// sorting_system
module sorting_system(
    input wire clk,              
    input wire rst_n,            
    input wire btn_manual_1,     
    input wire btn_manual_2,     
    input wire sensor_out,
    output wire s0, s1,
    output wire s2, s3,
    output wire led_r, led_g, led_b,
    input wire ir_sensor,        
    output wire servo_pwm_1,     
    output wire servo_pwm_2,     
    output wire led_ir_status    
);
    wire [1:0] detected_color;  
    tcs3200_core_v3 #(
        .SAMPLE_TIME(2500)
    ) color_sensor_inst (
        .clk(clk), .rst_n(rst_n),
        .sensor_out(sensor_out),
        .s0(s0), .s1(s1), .s2(s2), .s3(s3),
        .color_id(detected_color),
        .led_r(led_r), .led_g(led_g), .led_b(led_b)
    );
    reg ir_s1, ir_s2;
    wire ir_edge;
    always @(posedge clk) begin
        if (rst_n) begin
            ir_s1 <= 1'b1;
            ir_s2 <= 1'b1;
        end else begin
            ir_s1 <= ir_sensor;
            ir_s2 <= ir_s1;
        end
    end
    assign ir_edge = (ir_s2 == 1'b1 && ir_s1 == 1'b0);
    assign led_ir_status = ~ir_s2;  
    reg trig_1, trig_2;
    always @(posedge clk) begin
        if (rst_n) begin
            trig_1 <= 0;
            trig_2 <= 0;
        end else begin
            trig_1 <= 0;
            trig_2 <= 0;
            if (ir_edge) begin
                if (detected_color == 2'd1) trig_1 <= 1;
                else if (detected_color == 2'd2) trig_2 <= 1;
            end
        end
    end
    servo_core #(
        .START_DELAY(26250),
        .HOLD_TIME(30000)
    ) servo_1_inst (
        .clk(clk), .rst_n(rst_n),
        .activate(trig_1 | btn_manual_1),
        .pwm_out(servo_pwm_1)
    );
    servo_core #(
        .START_DELAY(50000),
  ...
Size in the first run: ~380 flip-flops, roughly 0.021 mm² of cells after synthesis.
Settings: LEC_CHECK=0, CAP_MARGIN=20, CORE_ASPECT_RATIO=1.71, CORE_MARGIN=2, CORE_UTILIZATION=40, CTS_CLUSTER_DIAMETER=229, GPL_TIMING_DRIVEN=0, HOLD_SLACK_MARGIN=-0.07, MIN_ROUTING_LAYER=met2, PLACE_DENSITY_LB_ADDON=0.12, SLEW_MARGIN=40, TNS_END_PERCENT=75; clock period 8.0 ns.
run.sh (not shown) runs the stock make flow with config.mk's settings and CLKGATE_MAP_FILE=.
Rerun with:
- CAP_MARGIN: 20 -> 5
- CELL_PAD_IN_SITES_GLOBAL_PLACEMENT: not set -> 2
- CORE_ASPECT_RATIO: 1.71 -> 1.27
- CTS_CLUSTER_DIAMETER: 229 -> not set
- CTS_CLUSTER_SIZE: not set -> 54
- GPL_TIMING_DRIVEN: 0 -> not set
- HOLD_SLACK_MARGIN: -0.07 -> 0.1
- PLACE_DENSITY_LB_ADDON: 0.12 -> not set
- SLEW_MARGIN: 40 -> 20
- TNS_END_PERCENT: 75 -> not set
Effect: The changed run completed, yet does not pass: DRC. Power came out higher by 11%. Global-route usage goes down by 2.0 points. Synthesized cell count is unchanged. Register-to-register slack gains 0.27 ns. Cell count fell by about 2.2%. Maximum frequency went up by about 6%. Clock power increases by about 24%.
Rerun with:
- CORE_ASPECT_RATIO: 1.27 -> 1.62
- HOLD_SLACK_MARGIN: 0.1 -> -0.02
- MIN_ROUTING_LAYER: met2 -> not set
Effect: The new run finished clean; power shrinks by 6.2%; clock-buffer cell count shrinks by 8; utilization shrinks by 0.25 points; final area shrinks by about 0.9%; clock skew grows by 0.0079 ns; final cell count grows by about 0.5%; non-clock buffer count shrinks by 4; first-iteration DRC count shrinks by about 80%.
Rerun with:
- CAP_MARGIN: 5 -> 15
- CELL_PAD_IN_SITES_GLOBAL_PLACEMENT: 2 -> 3
- CORE_ASPECT_RATIO: 1.62 -> 1.71
- CORE_UTILIZATION: 40 -> 16
- CTS_CLUSTER_DIAMETER: not set -> 229
- CTS_CLUSTER_SIZE: 54 -> not set
- GPL_TIMING_DRIVEN: not set -> 1
- HOLD_SLACK_MARGIN: -0.02 -> -0.07
- MAX_ROUTING_LAYER: not set -> met5
- MIN_ROUTING_LAYER: not set -> met2
- PLACE_DENSITY_LB_ADDON: not set -> 0.12
- SLEW_MARGIN: 20 -> 40
- TNS_END_PERCENT: not set -> 75
=>
- The new run finished clean
- utilization went down by 26 points
- area after synthesis does not change
- clock-buffer cell count rises by 22
- critical path depth is unchanged
- register-to-register slack gets worse by 0.11 ns
- first-iteration DRC count climbs to 3.9 times its value
- design area rose by 7.0%
Rerun with:
- ABC_AREA: not set -> 1
- CAP_MARGIN: 15 -> 40
- CELL_PAD_IN_SITES_GLOBAL_PLACEMENT: 3 -> 2
- CORE_ASPECT_RATIO: 1.71 -> 1.27
- CORE_UTILIZATION: 16 -> 40
- CTS_CLUSTER_DIAMETER: 229 -> not set
- CTS_CLUSTER_SIZE: not set -> 54
- GPL_TIMING_DRIVEN: 1 -> not set
- HOLD_SLACK_MARGIN: -0.07 -> 0.1
- MAX_ROUTING_LAYER: met5 -> not set
- PLACE_DENSITY: not set -> 0.75
- PLACE_DENSITY_LB_ADDON: 0.12 -> not set
- SLEW_MARGIN: 40 -> 20
- TNS_END_PERCENT: 75 -> not set
Combinational power climbs to 2.9 times its value.
Sequential cell count stays the same.
Sequential power climbs by a few percent.
Global-route usage climbs by 14 points.
Fmax climbs by a quarter to a third.
Count of clock-buffer cells in the layout drops by 9.
Setup slack is better by 1.0 ns.
Clock skew drops by 0.013 ns.
Routed wire length drops by a quarter to a third.
Rerun with:
- ABC_AREA: 1 -> not set
- CAP_MARGIN: 40 -> 20
- CORE_ASPECT_RATIO: 1.27 -> not set
- HOLD_SLACK_MARGIN: 0.1 -> not set
- MIN_ROUTING_LAYER: met2 -> not set
- PLACE_DENSITY: 0.75 -> not set
Result: The changed run completed with no timing, DRC or antenna violations; wire length came out lower by a few percent; worst setup slack got worse by 0.84 ns; power came out lower by a little under a tenth; synthesized cell count came out lower by about a fifth; worst hold slack stays flat; via count came out lower by a quarter to a third; combinational power came out lower by well over a third; clock-buffer cell count came out higher by 5; sequential cell count is unchanged; final cell count came out lower by roughly a tenth.
Power is estimated from default activity; no workload was simulated.
